## run 1
Design cordic_sin_cos, start of the top module:
module  cordic_sin_cos
#(    
    parameter PIPELINE  = 16                         
)
(
    input                               clk,
    input                               rst_n,
    input       signed  [31:0]          angle,       
    input                               pre_vaild,
    output  reg signed  [31:0]          sin, 
    output  reg signed  [31:0]          cos,
    output  reg                         post_vaild
);
Size in the first run: about 19000 cells after synthesis, roughly 1500 flip-flops, about 100 I/O pins, roughly 0.13 mm² of cells after synthesis.
clock: 1.86 ns
lec_check: 0
abc_area: 1
cap_margin: 20
core_margin: 2
core_utilization: 72
cts_cluster_diameter: 365
cts_cluster_size: 98
place_density: 0.39
setup_slack_margin: 0.56
slew_margin: 20
tns_end_percent: 5
run.sh (not shown) runs the stock make flow with config.mk's settings and CLKGATE_MAP_FILE=.
FAIL run 1 @ clock tree synthesis: tool exited with error
### run 1 -> run 2
==> flow/config.mk <==
export PLATFORM = sky130hd
export DESIGN_NAME = cordic_sin_cos
export DESIGN_NICKNAME = cordic_sin_cos
export VERILOG_FILES = /design/flow/design.v
export SDC_FILE = /design/flow/constraint.sdc
export NUM_CORES = 4
export LEC_CHECK = 0
export CAP_MARGIN = 20
export CORE_MARGIN = 2
export CORE_UTILIZATION = 72
export PLACE_DENSITY_LB_ADDON = 0.21
export SETUP_SLACK_MARGIN = 1.37
export SLEW_MARGIN = 20
==> flow/constraint.sdc <==
create_clock -name core_clock -period 4.71 [get_ports {clk}]
set_input_delay 0.9420 -clock core_clock [delete_from_list [all_inputs] [get_ports {clk}]]
set_output_delay 0.9420 -clock core_clock [all_outputs]
set_load 0.01 [all_outputs]
--- outcome ---
global routing: run 2 exited with error
Number of instances in the synthesized netlist (lower): run 2
From run 1 to run 2 the numbers moved as follows: proportion of register bits with asynchronous set or reset after synthesis shows no meaningful change, area figure in the yosys stat output decreased by about 15% relative to the old numbers, average instance area after synthesis up about 30%, chip height went down 7.9%.
[compare] base=run 1 new=run 2: instance area after placement dropped 32%, multiplexer fraction of the synthesized cell area has increased, die area moved down.
Comparing run 2 and run 1, the higher synthesized area was measured on run 1.
Run 2 vs. run 1: x dimension of the die went down by about 8%.
Run 2 — post-synthesis share of cell area spent on and, or, nand and nor gates 14 points lower, run 1 as reference
Here is what was changed in the inputs of run 3 compared with run 2.
diff --git a/flow/config.mk b/flow/config.mk
--- a/flow/config.mk
+++ b/flow/config.mk
@@ -8,6 +8,4 @@
 export CAP_MARGIN = 20
 export CORE_MARGIN = 2
-export CORE_UTILIZATION = 72
-export PLACE_DENSITY_LB_ADDON = 0.21
-export SETUP_SLACK_MARGIN = 1.37
+export CORE_UTILIZATION = 40
 export SLEW_MARGIN = 20
==> flow/constraint.sdc <==
create_clock -name core_clock -period 5.19 [get_ports {clk}]
set_input_delay 1.0380 -clock core_clock [delete_from_list [all_inputs] [get_ports {clk}]]
set_output_delay 1.0380 -clock core_clock [all_outputs]
set_load 0.01 [all_outputs]
[summary]
Run 2 got as far as global routing, where a tool error ended the run.
Run 3 has completed all stages; timing, DRC and antenna checks passed.
Die area in run 3 is 0.12 mm² above run 2.
Yosys synthesis chip area came out exactly the same in run 3 and run 2.
Detailed placement HPWL: run 3 vs run 2 down 6.5%
Here is what was changed in the inputs of run 4 compared with run 3.
diff --git a/flow/config.mk b/flow/config.mk
--- a/flow/config.mk
+++ b/flow/config.mk
@@ -8,4 +8,5 @@
 export CAP_MARGIN = 20
 export CORE_MARGIN = 2
-export CORE_UTILIZATION = 40
+export CORE_UTILIZATION = 72
+export SETUP_SLACK_MARGIN = 1.35
 export SLEW_MARGIN = 20
==> flow/constraint.sdc <==
create_clock -name core_clock -period 4.71 [get_ports {clk}]
set_input_delay 0.9420 -clock core_clock [delete_from_list [all_inputs] [get_ports {clk}]]
set_output_delay 0.9420 -clock core_clock [all_outputs]
set_load 0.01 [all_outputs]
Results
- Between run 3 and run 4, the count of buffers inserted at the top-level ports does not differ in any meaningful way.
- Run 3 | status: complete | timing, DRC, antenna: pass
- Run 4: it failed with a tool error in global routing, so there are no final results.
- The initial core utilization in run 4 sits 32 points above the value recorded for run 3.
- Diff run 3 -> run 4: number of cell rows decreased 49, count of cells resized by post-cts repair higher, vertical die dimension decreased by 130 µm relative to the old numbers.
